==> trial 94 <==
==> flow/design.v <==
module uart_rx#(
	parameter CLK_FRE 	= 50,
	parameter UART_RATE = 115200
	) (
	input 				clk,    
	input 				rst_n,
	output 	 			recv_en,	
	output reg 	[ 7:0] 	recv_data,	
	input 				rx_pin 
);
parameter  RATE_CNT = (CLK_FRE * 1000_000 / UART_RATE) - 1;
reg [10:0] clk_cnt;
localparam WAIT = 2'd0, START = 2'd1, RECV = 2'd2, STOP = 2'd3;
reg [1:0] state;
assign recv_en = clk_cnt == RATE_CNT * 3 / 2;
reg [ 7:0] recv_data_r;
reg [ 2:0] recv_cnt;
always@(posedge clk)
	if(!rst_n)begin
		state 		<= WAIT;
		clk_cnt 	<= 0;
		recv_data 	<= 0;
	end
	else
	case(state)
		WAIT:
			if(!rx_pin)begin 
				recv_cnt <= 'd0;
				state <= START;
			end
		START:begin 
			if(clk_cnt == RATE_CNT / 2)begin 
				clk_cnt <= 0;
				state <= RECV;
			end
			else
				clk_cnt <= clk_cnt + 1;
		end
		RECV:begin 
			if(clk_cnt == RATE_CNT)begin 
				clk_cnt <= 0;
				recv_data_r[recv_cnt] <= rx_pin;
				recv_cnt <= recv_cnt + 1;
				state <= (recv_cnt == 7 )?STOP : RECV ;
			end
			else
				clk_cnt <= clk_cnt + 1;
		end
		STOP:begin 
			recv_data <= recv_data_r;
			if(clk_cnt == RATE_CNT * 3 / 2)begin 
				clk_cnt <= 0;
				state <= WAIT;
			end
			else 
				clk_cnt <= clk_cnt + 1;
		end
	endcase
endmodule
module uart_tx#(
	parameter CLK_FRE 	= 50,
	parameter UART_RATE = 115200
	) (
	input 				clk,    
	input 				rst_n,
	input 				send_en ,	
	output 	 			send_busy ,	
	input 		[ 7:0] 	send_data ,	
	output reg 			tx_pin
);
parameter  RATE_CNT = (CLK_FRE * 1000_000 / UART_RATE) - 1;
reg [10:0] clk_cnt;
localparam WAIT = 2'd0, START = 2'd1, SEND = 2'd2, STOP = 2'd3;
reg [1:0] state;
assign send_busy = state != WAIT;
reg [ 7:0] send_data_r;
reg [ 2:0] send_cnt;
always@(posedge clk)
	if(!rst_n)begin
		state 	<= WAIT;
		clk_cnt <= 0;
		tx_pin 	<= 1;
	end
	else
	case(state)
		WAIT:
			if(send_en)begin 
				send_data_r <= send_data;
				send_cnt <= 'd0;
				state <= START;
			end
		START:begin 
			tx_pin <= 0;
			if(clk_cnt == RATE_CNT)begin 
				clk_cnt <= 0;
				state <= SEND;
			end
			else
				clk_cnt <= clk_cnt + 1;
		end
		SEND:begin 
			tx_pin <= send_data_r[send_cnt];
			if(clk_cnt == RATE_CNT)begin 
				clk_cnt <= 0;
				send_cnt <= send_cnt + 1;
				state <= (send_cnt == 7 )?STOP : SEND ;
			end
			else
				clk_cnt <= clk_cnt + 1;
		end
		STOP:begin 
			tx_pin <= 1;
			if(clk_cnt == RATE_CNT)begin 
				clk_cnt <= 0;
				state <= WAIT;
			end
			else
				clk_cnt <= clk_cnt + 1;
		end
	endcase
endmodule
module uart_top (
	input 		clk,    
	input 		rst_n,
	input 		uart_rx,
	output		uart_tx
);
parameter CLK_FRE 		= 50;
parameter UART_RATE 	= 115200;
localparam SEND = 2'd0, WAIT = 2'd1;
reg [1:0] state;
reg  [31:0] wait_cnt;
reg  [ 7:0] send_cnt;
reg  [ 7:0] send_data;
reg  	    send_en;
wire [ 7:0] recv_data;
wire 		recv_en;
wire 		send_busy;
parameter 	ENG_NUM  = 9; 
parameter 	CHE_NUM  = 2; 
parameter 	DATA_NUM = CHE_NUM * 3 + ENG_NUM;  
wire [ DATA_NUM * 8 - 1:0] char_data = {8'hE4,8'hBD,8'hA0,8'hE5,8'hA5,8'hBD,"  World","\r\n"};
wire [ 7:0] char_byte = (send_cnt < DATA_NUM) ? char_data[ (DATA_NUM - 1 - send_cnt) * 8 +: 8] : 8'h00;
always@(posedge clk)
	if(!rst_n)begin
		state 		<= SEND;
		wait_cnt 	<= 0;
		send_cnt 	<= 0;
		send_en 	<= 'b0;
	end
	else
	case(state)
		SEND:begin  
			if(send_cnt == DATA_NUM + 1)begin 
				send_en 	<= 'b0;
				send_cnt 	<=  0;
				state 		<= WAIT;
			end
			else if(!send_busy)begin
				send_en 	<= 'b1;
				send_data 	<= char_byte;
				send_cnt 	<= send_cnt + 1;
			end
		end
		WAIT: 
			if(wait_cnt == CLK_FRE * 1000_000)begin 
				wait_cnt <= 0;
				state <= SEND;
			end
			else begin
				send_en <= recv_en;
				send_data <= recv_data;
				wait_cnt <= wait_cnt + 1;
			end
	endcase
uart_tx #(
	.CLK_FRE 	(CLK_FRE 	),
	.UART_RATE 	(UART_RATE 	)
	)uart_tx_m0(
	.clk 		(clk 		),
	.rst_n 		(rst_n 		),
	.send_en 	(send_en 	),
	.send_busy 	(send_busy 	),
	.send_data 	(send_data 	),
	.tx_pin 	(uart_tx 	)
	);
uart_rx #(
	.CLK_FRE 	(CLK_FRE 	),
	.UART_RATE 	(UART_RATE 	)
	)uart_rx_m0(
	.clk 		(clk 		),
	.rst_n 		(rst_n 		),
	.recv_en 	(recv_en 	),
	.recv_data 	(recv_data 	),
	.rx_pin 	(uart_rx 	)
	);
endmodule
==> flow/run.sh <==
#!/bin/bash
# the make line also repeats each setting of config.mk as NAME=value (left out here)
make -C /OpenROAD-flow-scripts/flow DESIGN_CONFIG=/design/flow/config.mk WORK_HOME=/design/flow/orfs CLKGATE_MAP_FILE= finish
==> flow/config.mk <==
export PLATFORM = sky130hd
export DESIGN_NAME = uart_top
export DESIGN_NICKNAME = uart_top
export VERILOG_FILES = /design/flow/design.v
export SDC_FILE = /design/flow/constraint.sdc
export NUM_CORES = 4
export LEC_CHECK = 0
export CAP_MARGIN = 40
export CORE_ASPECT_RATIO = 0.69
export CORE_MARGIN = 2
export CORE_UTILIZATION = 72
export CTS_CLUSTER_DIAMETER = 400
export CTS_CLUSTER_SIZE = 10
export HOLD_SLACK_MARGIN = 0.29
export PLACE_DENSITY_LB_ADDON = 0.12
export SETUP_SLACK_MARGIN = 0.92
export SLEW_MARGIN = 20
==> flow/constraint.sdc <==
create_clock -name core_clock -period 3.12 [get_ports {clk}]
set_input_delay 0.6240 -clock core_clock [delete_from_list [all_inputs] [get_ports {clk}]]
set_output_delay 0.6240 -clock core_clock [all_outputs]
set_load 0.01 [all_outputs]
==> inputs of trial 50, as changes to trial 94 <==
- CAP_MARGIN: 40 -> 20
- CELL_PAD_IN_SITES_DETAIL_PLACEMENT: not set -> 0
- CORE_ASPECT_RATIO: 0.69 -> 1.34
- CTS_CLUSTER_DIAMETER: 400 -> 320
- CTS_CLUSTER_SIZE: 10 -> 15
- HOLD_SLACK_MARGIN: 0.29 -> not set
- PLACE_DENSITY_LB_ADDON: 0.12 -> 0.16
- SETUP_SLACK_MARGIN: 0.92 -> 0.78
- SLEW_MARGIN: 20 -> 40
- TNS_END_PERCENT: not set -> 80
==> inputs of build 7, as changes to trial 94 <==
- CAP_MARGIN: 40 -> 0
- HOLD_SLACK_MARGIN: 0.29 -> not set
- PLACE_DENSITY: not set -> 0.35
- PLACE_DENSITY_LB_ADDON: 0.12 -> not set
==> impl_metrics.ini <==
; implementation run metrics
[run_status]
outcome = no timing/DRC/antenna violations

[grt]
met1_usage_pct = 30.5

[drt]
route.layer.met1.wl_um = 4230
route.vias.total = 4159

[setup_path]
slowest_delay_ps = 540
r2r_cells = 5
rrSetupSlack_ps = 850
crit_chain = ha_1 > or4b_1 > or4_4 > mux2i_1 > and3_1

[placed_design]
dp_slack_ps = 617
placed_area_um2 = 5590

[finish]
sh_comb_area_pct = 48.6
clkCellAreaFrac_pct = 3.29
buffers = 9

[floorplanning]
chipWidth_um = 79.4

[sta]
tightest_slew_ps = 713

[run]
warning_count = 39
[end of results for trial 50]
==> impl_metrics.ini <==
; implementation run metrics
[run_status]
outcome = no timing/DRC/antenna violations

[setup_path]
rrSetupSlack_ps = 880
slowest_delay_ps = 570
crit_chain = inv_2 > ha_4 > or4b_4 > or4_4 > mux2i_2 > and3_4

[placed_design]
dp_slack_ps = 499
placed_area_um2 = 5600

[finish]
buffers = 17
clkCellAreaFrac_pct = 3.24
sh_comb_area_pct = 48.3

[floorplanning]
chipWidth_um = 109

[sta]
tightest_slew_ps = 742

[run]
warning_count = 42

[synthesis]
yosysMostFrequentCell = dfxtp_1

[drt]
route.layer.met1.wl_um = 5300
[end of results for build 7]
==> impl_metrics.ini <==
; implementation run metrics
[drt]
route.layer.met1.wl_um = 5360

[floorplanning]
chipWidth_um = 109

[setup_path]
slowest_delay_ps = 560
crit_chain = or4bb_1 > nor4b_1 > a31oi_1 > o21ai_2 > nor2_1

[grt]
met1_usage_pct = 42.2

[finish]
sh_comb_area_pct = 48.6
buffers = 12

[placed_design]
placed_area_um2 = 5600
dp_slack_ps = 671

[run_status]
outcome = no timing/DRC/antenna violations

[sta]
tightest_slew_ps = 714

[run]
warning_count = 40
[end of results for trial 94]

---

==> inputs of branch delta <==
RTL: the design.v shown in full above, as it stands there.
Settings: LEC_CHECK=0, ABC_AREA=1, CAP_MARGIN=40, CORE_ASPECT_RATIO=0.5, CORE_MARGIN=2, CORE_UTILIZATION=72, CTS_CLUSTER_DIAMETER=398, CTS_CLUSTER_SIZE=99, HOLD_SLACK_MARGIN=0.3, PLACE_DENSITY_LB_ADDON=0.2, SETUP_SLACK_MARGIN=3.27, SLEW_MARGIN=20; clock period 11.2 ns.
run.sh (not shown) runs the stock make flow with config.mk's settings and CLKGATE_MAP_FILE=.
==> inputs of branch maple, as changes to branch delta <==
ABC_AREA = not set   (was 1)
CAP_MARGIN = 20   (was 40)
CORE_ASPECT_RATIO = 0.55   (was 0.5)
CORE_UTILIZATION = 40   (was 72)
CTS_CLUSTER_DIAMETER = not set   (was 398)
CTS_CLUSTER_SIZE = not set   (was 99)
HOLD_SLACK_MARGIN = not set   (was 0.3)
PLACE_DENSITY_LB_ADDON = not set   (was 0.2)
SETUP_SLACK_MARGIN = not set   (was 3.27)
SLEW_MARGIN = 35   (was 20)
==> flow/constraint.sdc (replaced) <==
create_clock -name core_clock -period 20.0 [get_ports {clk}]
set_input_delay 4.0000 -clock core_clock [delete_from_list [all_inputs] [get_ports {clk}]]
set_output_delay 4.0000 -clock core_clock [all_outputs]
set_load 0.01 [all_outputs]
==> inputs of branch zinc, as changes to branch delta <==
ABC_AREA = not set   (was 1)
CAP_MARGIN = 20   (was 40)
CORE_ASPECT_RATIO = not set   (was 0.5)
CTS_CLUSTER_DIAMETER = 104   (was 398)
CTS_CLUSTER_SIZE = 12   (was 99)
HOLD_SLACK_MARGIN = not set   (was 0.3)
PLACE_DENSITY_LB_ADDON = 0.15   (was 0.2)
SETUP_SLACK_MARGIN = 0.92   (was 3.27)
==> flow/constraint.sdc (replaced) <==
create_clock -name core_clock -period 3.12 [get_ports {clk}]
set_input_delay 0.6240 -clock core_clock [delete_from_list [all_inputs] [get_ports {clk}]]
set_output_delay 0.6240 -clock core_clock [all_outputs]
set_load 0.01 [all_outputs]
==> inputs of branch fjord, as changes to branch delta <==
ABC_AREA = not set   (was 1)
CAP_MARGIN = 20   (was 40)
CORE_ASPECT_RATIO = not set   (was 0.5)
CORE_UTILIZATION = 40   (was 72)
CTS_CLUSTER_DIAMETER = not set   (was 398)
CTS_CLUSTER_SIZE = not set   (was 99)
HOLD_SLACK_MARGIN = not set   (was 0.3)
PLACE_DENSITY_LB_ADDON = not set   (was 0.2)
SETUP_SLACK_MARGIN = not set   (was 3.27)
==> flow/constraint.sdc (replaced) <==
create_clock -name core_clock -period 5.61 [get_ports {clk}]
set_input_delay 1.1220 -clock core_clock [delete_from_list [all_inputs] [get_ports {clk}]]
set_output_delay 1.1220 -clock core_clock [all_outputs]
set_load 0.01 [all_outputs]
==> results <==
Between branch delta and branch maple, the lower global-route usage is in branch maple (gap 13 points). Die size, lowest first: branch zinc, branch delta, branch fjord, branch maple. In branch maple the cell count is larger than in branch zinc, by 11%. Utilization, highest first: branch delta, branch zinc, branch maple, branch fjord. Against branch delta, the area after synthesis of branch maple is smaller by 8.1%. The lowest clock power belongs to branch maple, the highest to branch zinc. In branch fjord the clock skew is higher than in branch zinc, by 3.8 ps.
==> figures <==
quantity                                                         branch maple                branch zinc                branch delta                branch fjord
Worst Path Required                                                  19980 ps                    3200 ps                    11260 ps                     5590 ps
Origin of the worst min-delay path                               send_data[4]               send_data[7]                send_data[7]                send_data[4]
Synth-to-layout area growth                                             8.50%                      6.84%                       7.98%                       8.66%
Final Hold Slack                                                       429 ps                     422 ps                      430 ps                      415 ps
#MultiIn Comb                                                             439                        439                         556                         439
Root Buffer Master                                 sky130_fd_sc_hd__clkbuf_16  sky130_fd_sc_hd__clkbuf_8  sky130_fd_sc_hd__clkbuf_16  sky130_fd_sc_hd__clkbuf_16
Switching fraction of total power                                       0.297                      0.286                       0.326                       0.274
Area fraction in compound gates after synthesis                        0.0857                     0.0857                      0.0863                      0.0857
Area of the core region                                           13300 sq um                 7330 sq um                  8030 sq um                 13300 sq um
Synth Area in XOR/XNOR                                                 0.0941                     0.0941                      0.0423                      0.0941
Die boundary height                                              90.9 microns               91.3 microns                68.4 microns                 121 microns
Ratio of final minimum period to clock period                           0.287                      0.684                       0.360                       0.476
Outcome                                               complete, no violations    complete, no violations     complete, no violations     complete, no violations
Detailed router's first-iteration violation count                         411                        280                         470                         249
Placement Setup Slack                                                13910 ps                     595 ps                     6560 ps                     2580 ps
Std-Cell Rows                                                              31                         31                          23                          42
Power and IR drop assume default switching activity.
